==> 03-02: inputs <==
## top
module top (
	input sysclk,     
	input rst,        
	input button_in,
	input [15:0] student_id,
	output[3:0] D5_out,	
	output[3:0] D4_out,	
	output[3:0] D3_out,	
	output[3:0] D2_out,	
	output[3:0] D1_out		
);
wire tick500;
wire tick5s;
wire [15:0] curtime;
wire [15:0] curhash;
wire disp;
rtcClkDivider clkd(
	.sys_clk(sysclk),    
	.rst(rst),
	.tick_500Hz(tick500), 
	.tick_5s(tick5s)
	);
timekeeper timekep(
	.clk(sysclk),    
	.rst(rst),
	.en(tick5s),
	.cur_time(curtime)	
	);
hasher hs(
	.clk(sysclk),  
	.rst(rst),
	.en(tick5s),
	.cur_time(curtime),
	.student_id(student_id),
	.cur_hash(curhash)	
	);
buttonFsm button(
	.clk(sysclk),
	.rst(rst),
	.en(tick500),
	.button(button_in),    
	.stateful_button(disp)
	);
b16toBCD display(
	.to_display(curhash),
	.enable(disp),
	.D5(D5_out),	
	.D4(D4_out),
	.D3(D3_out),
	.D2(D2_out),
	.D1(D1_out)
	);
endmodule
make LEC_CHECK=0 ABC_AREA=1 CAP_MARGIN=30 CELL_PAD_IN_SITES_DETAIL_PLACEMENT=2 CELL_PAD_IN_SITES_GLOBAL_PLACEMENT=1 CORE_ASPECT_RATIO=0.95 CORE_MARGIN=2 CORE_UTILIZATION=22 CTS_CLUSTER_SIZE=70 PLACE_DENSITY_LB_ADDON=0.15 SLEW_MARGIN=20 TNS_END_PERCENT=100 finish   # period 31.2 ns
run.sh (not shown) runs the stock make flow with config.mk's settings and CLKGATE_MAP_FILE=.
==> 01-21 (differences from 03-02) <==
Settings changed: CAP_MARGIN 30 to 20, CELL_PAD_IN_SITES_DETAIL_PLACEMENT 2 to default, CELL_PAD_IN_SITES_GLOBAL_PLACEMENT 1 to default, CORE_ASPECT_RATIO 0.95 to default, CORE_UTILIZATION 22 to 71, CTS_CLUSTER_DIAMETER from default to 322, CTS_CLUSTER_SIZE 70 to 24, PLACE_DENSITY_LB_ADDON 0.15 to default, TNS_END_PERCENT 100 to default.
==> flow/constraint.sdc (replaced) <==
create_clock -name core_clock -period 12.3 [get_ports {sysclk}]
set_input_delay 2.4600 -clock core_clock [delete_from_list [all_inputs] [get_ports {sysclk}]]
set_output_delay 2.4600 -clock core_clock [all_outputs]
set_load 0.01 [all_outputs]
==> comparison table <==
| metric | 01-21 | 03-02 |
|---|---|---|
| Outcome | aborted with a tool error | complete, no violations |
| Last stage reached | global routing (5_1_grt) | - |
| Post-CTS setup repair buffer count | 80 | 0 |
| Quantity of I/O buffers inserted on ports | 38 | 38 |
| Adder-Cell Fraction of Synth Area | 22.3% | 22.3% |
| Die outline width | 186 um | 339 um |
| Total of flip-flops plus latches after synthesis | 176 | 176 |
| Post-synthesis chip area from yosys | 0.0234 mm2 | 0.0234 mm2 |
| FP Util | 72.1% | 22.2% |
| DP Worst Slack | -2.47 ns | 8.99 ns |
| CTS HTree Levels | 4 | 4 |
| Core ar. | 0.0325 mm2 | 0.106 mm2 |
| Resize count post-CTS | 200 | 0 |
| Count of library flops with an enable pin | 0 | 0 |
| Number of CTS-inserted buffers | 17 | 17 |
| Summed instance area of the synthesized netlist | 0.0234 mm2 | 0.0234 mm2 |
| Placed Area | 0.0279 mm2 | 0.0254 mm2 |
| Synth Warn # | 5 | 5 |
| Die area | 0.0345 mm2 | 0.109 mm2 |
| Number of placed I/O pins | 39 | 39 |
| Global placement routability congestion | 0.930 | 0.781 |
| Number of placed instances with taps included | 4433 | 4960 |
| Number of placement rows | 66 | 116 |
| Die boundary height | 186 um | 322 um |
| HPWL Detailed | 59400 um | 66200 um |

* * *

==> inputs of job 5534 <==
top again, from the RTL that the note above started with.
// top
module top (
	input sysclk,     
	input rst,        
	input button_in,
	input [15:0] student_id,
	output[3:0] D5_out,	
	output[3:0] D4_out,	
	output[3:0] D3_out,	
	output[3:0] D2_out,	
	output[3:0] D1_out		
);
clock: 25.0 ns
lec_check: 0
abc_area: 1
cap_margin: 20
core_margin: 2
core_utilization: 40
gpl_routability_driven: 0
setup_slack_margin: 5.0
slew_margin: 20
==> job 7615 (differences from job 5534) <==
CORE_UTILIZATION = 55   (was 40)
GPL_ROUTABILITY_DRIVEN = default   (was 0)
SETUP_SLACK_MARGIN = default   (was 5.0)
==> flow/constraint.sdc (replaced) <==
create_clock -name core_clock -period 15.4 [get_ports {sysclk}]
set_input_delay 3.0800 -clock core_clock [delete_from_list [all_inputs] [get_ports {sysclk}]]
set_output_delay 3.0800 -clock core_clock [all_outputs]
set_load 0.01 [all_outputs]
==> results.sh <==
# implementation run metrics
export IMPL_status="complete, but fails checks"
export IMPL_so_faults="negative setup slack"
export IMPL_final_clk_cell_share=0.0245
export IMPL_reg2reg_slack_ns=4.26
export IMPL_dr_wl_met2_um=32000
export IMPL_drt_wl_total_um=65600
export IMPL_timing_hold_ws_ns=0.447
export IMPL_worst_path_max_delay_cell="dfxtp_2"
export IMPL_coreArea_um2=42000
export IMPL_setup_viol=7
export IMPL_worst_slack_ns=-0.309
export IMPL_track_usage=0.294
export IMPL_clock_fmax_mhz=63.7
export IMPL_fin_crit_sh=1.02
export IMPL_grt_util_met3=0.0264
export IMPL_power_density_nw_per_um2=196
(the above is from job 7615)
==> results.sh <==
# implementation run metrics
export IMPL_reg2reg_slack_ns=13.68
export IMPL_power_density_nw_per_um2=124
export IMPL_grt_util_met3=0.0248
export IMPL_worst_path_max_delay_cell="clkdlybuf4s50_1"
export IMPL_setup_viol=0
export IMPL_synthesis_area_um2=23400
export IMPL_track_usage=0.201
export IMPL_timing_hold_ws_ns=0.452
export IMPL_dr_wl_met2_um=27000
export IMPL_seq_power_uw=282
export IMPL_worst_slack_ns=6.35
export IMPL_status="no timing/DRC/antenna violations"
export IMPL_coreArea_um2=57800
export IMPL_clock_fmax_mhz=53.6
export IMPL_drt_wl_total_um=60000
(the above is from job 5534)

* * *

==> run a <==
==> flow/design.v <==
module rtcClkDivider (
	input sys_clk,
	input rst,
	output tick_500Hz,  
	output tick_5s      
);
reg [10:0]counter1;
reg [128:0] counter2;
parameter KEYCHANGE_PERIOD = 5 ;   
localparam [128:0] ctrl = KEYCHANGE_PERIOD*10;
always @(posedge sys_clk) begin
	if (rst) begin
		counter1 <= 0;
		counter2 <= 0;
	end
	else begin
		if (counter1==999) begin
			counter1 <=counter1+1;
		end
		else if (counter1==1999) begin
			counter1 <=0;
		end
		else begin
			counter1<=counter1+1;
		end
		if (counter2==(ctrl/2-1)) begin
			counter2 <=counter2+1;
		end
		else if (counter2==(ctrl-1)) begin
			counter2 <=0;
		end
		else begin
			counter2 <=counter2+1;
		end
	end
end
assign tick_500Hz = !rst && (counter1==999) ;
assign tick_5s = !rst && (counter2==(ctrl/2-1)) ;
endmodule
module timekeeper (
	input clk,     
	input rst,
	input en,
	output[15:0] cur_time	
);
reg [15:0] ct;
always @(posedge clk) begin
	if (rst) begin
		ct <= 0;
	end
	else if (en) begin
		if (ct==16'b1111111111111111) begin
			ct<=0;
		end
		else begin
			ct<=ct+1;
		end
	end
end
assign cur_time =ct ;
endmodule
module hasher (
	input clk,     
	input rst,
	input en,
	input [15:0] cur_time,
	input [15:0] student_id,
	output [15:0] cur_hash	
);
reg [31:0] prev_hash;
reg [15:0] curhash;
always @(*) begin
	prev_hash=cur_hash;
	prev_hash=(cur_time^student_id)-prev_hash;
	prev_hash=prev_hash*prev_hash;
	prev_hash=prev_hash>>8;
	prev_hash=prev_hash & 16'b1111111111111111;
end
always @(posedge clk) begin
	if (rst) begin
		curhash <= 0;
	end
	else if (en) begin
		curhash <= prev_hash[15:0];
	end
end
assign cur_hash = curhash ;
endmodule
module buttonFsm (
	input clk,
	input rst,
	input en,
	input button,    
	output stateful_button
);
reg sb;
reg [1:0] state;
always @(posedge clk) begin
	if (rst) begin
		state <= 0;
	end
	else if (en) begin
	case(state)
	0:
	begin
		if (button) begin
			state <=3;
		end
		else begin
			state <=0;	
		end	
	end
	1:
	begin
		if (button) begin
			state <=2;
		end
		else begin
			state <=1;	
		end	
	end
	2:
	begin
		if (button) begin
			state <=2;
		end
		else begin
			state <=0;	
		end	
	end
	3:
	begin
		if (button) begin
			state <=3;
		end
		else begin
			state <=1;	
		end	
	end
	default: begin
	end
	endcase
	end
end
always @(state or button) begin
	sb=0;
	case(state)
	0:
	begin
		if (button) begin
			sb=1;
		end
		else begin
			sb=0;	
		end	
	end
	1:
	begin
		if (button) begin
			sb=0;
		end
		else begin
			sb=1;	
		end	
	end
	2:
	begin
		if (button) begin
			sb=0;
		end
		else begin
			sb=0;
		end	
	end
	3:
	begin
		if (button) begin
			sb=1;
		end
		else begin
			sb=1;
		end	
	end
	default:
	 begin
	end
	endcase
end
assign stateful_button = sb ;
endmodule
module b16toBCD (
	input [15:0] to_display,
	input enable,
	output [3:0] D5,	
	output [3:0] D4,	
	output [3:0] D3,	
	output [3:0] D2,	
	output [3:0] D1	
);
	reg [15:0] temp;
	reg [3:0] t5;	
	reg [3:0] t4;
	reg [3:0] t3;
	reg [3:0] t2;
	reg [3:0] t1;
	always @(enable or to_display) begin
		temp = to_display ;
		if (enable==0) begin
			t5 = 4'b1111 ;
			t4 = 4'b1111 ;
			t3 = 4'b1111 ;
			t2 = 4'b1111 ;
			t1 = 4'b1111 ;
		end	
		else begin
			t1 = temp % 10 ;
			temp =temp/10 ;
			t2 = temp % 10 ;
			temp =temp/10 ;
			t3 = temp % 10 ;
			temp =temp/10 ;
			t4 = temp % 10 ;
			temp =temp/10 ;
			t5 = temp % 10 ;
		end
	end
	assign D5 =t5 ;
	assign D4 = t4 ;
	assign D3 = t3 ;
	assign D2 =  t2;
	assign D1 = t1 ;
endmodule
module top (
	input sysclk,     
	input rst,        
	input button_in,
	input [15:0] student_id,
	output[3:0] D5_out,	
	output[3:0] D4_out,	
	output[3:0] D3_out,	
	output[3:0] D2_out,	
	output[3:0] D1_out		
);
wire tick500;
wire tick5s;
wire [15:0] curtime;
wire [15:0] curhash;
wire disp;
rtcClkDivider clkd(
	.sys_clk(sysclk),    
	.rst(rst),
	.tick_500Hz(tick500), 
	.tick_5s(tick5s)
	);
timekeeper timekep(
	.clk(sysclk),    
	.rst(rst),
	.en(tick5s),
	.cur_time(curtime)	
	);
hasher hs(
	.clk(sysclk),  
	.rst(rst),
	.en(tick5s),
	.cur_time(curtime),
	.student_id(student_id),
	.cur_hash(curhash)	
	);
buttonFsm button(
	.clk(sysclk),
	.rst(rst),
	.en(tick500),
	.button(button_in),    
	.stateful_button(disp)
	);
b16toBCD display(
	.to_display(curhash),
	.enable(disp),
	.D5(D5_out),	
	.D4(D4_out),
	.D3(D3_out),
	.D2(D2_out),
	.D1(D1_out)
	);
endmodule
==> flow/run.sh <==
#!/bin/bash
# the make line also repeats each setting of config.mk as NAME=value (left out here)
make -C /OpenROAD-flow-scripts/flow DESIGN_CONFIG=/design/flow/config.mk WORK_HOME=/design/flow/orfs CLKGATE_MAP_FILE= finish
==> flow/config.mk <==
export PLATFORM = sky130hd
export DESIGN_NAME = top
export DESIGN_NICKNAME = top
export VERILOG_FILES = /design/flow/design.v
export SDC_FILE = /design/flow/constraint.sdc
export NUM_CORES = 4
export LEC_CHECK = 0
export ABC_AREA = 1
export CAP_MARGIN = 20
export CORE_MARGIN = 2
export CORE_UTILIZATION = 71
export CTS_CLUSTER_SIZE = 15
export HOLD_SLACK_MARGIN = -0.07
export PLACE_DENSITY = 0.77
export SLEW_MARGIN = 20
==> flow/constraint.sdc <==
create_clock -name core_clock -period 12.7 [get_ports {sysclk}]
set_input_delay 2.5400 -clock core_clock [delete_from_list [all_inputs] [get_ports {sysclk}]]
set_output_delay 2.5400 -clock core_clock [all_outputs]
set_load 0.01 [all_outputs]
==> run b (differences from run a) <==
Settings changed: ABC_AREA 1 to unset, CORE_UTILIZATION 71 to 40, CTS_CLUSTER_SIZE 15 to unset, HOLD_SLACK_MARGIN -0.07 to unset, PLACE_DENSITY 0.77 to unset.
==> flow/constraint.sdc (replaced) <==
create_clock -name core_clock -period 25.0 [get_ports {sysclk}]
set_input_delay 5.0000 -clock core_clock [delete_from_list [all_inputs] [get_ports {sysclk}]]
set_output_delay 5.0000 -clock core_clock [all_outputs]
set_load 0.01 [all_outputs]
==> summary of the runs <==
Run a died in global routing (5_1_grt). Run b produced a clean layout. Against run b, the die size of run a is lower by 43%. Against run a, the synthesized area of run b is larger by 0.35%. Of run b and run a, run a has the higher synthesized cell count (gap about 15%, measured against run a).
==> figures <==
	run a	run b
Status	stopped before the end	complete, no violations
Last stage reached	global routing (5_1_grt)	-
XOR-XNOR Cells, Area Fraction	5.34%	9.77%
Vertical die dimension	186 um	247 um
Portion of netlist area occupied by mux cells	0%	1.79%
Post-synth top area share	16.1%	16.1%
Syn Inst Count	3544	3015
Ys cells	3544	3015
Yosys stat area	23400 um2	23500 um2
Synth Net Count	3867	3338
Core box area	32500 um2	57900 um2
Most numerous cell in the Yosys netlist	nand2_1	nor2_1
Avg Synthesized Cell Area	6.62 um2	7.80 um2
Die X-Extent	186 um	247 um
Detailed-placement wirelength estimate	58.5 mm	50.2 mm
Starting density of the core	72.1%	40.6%
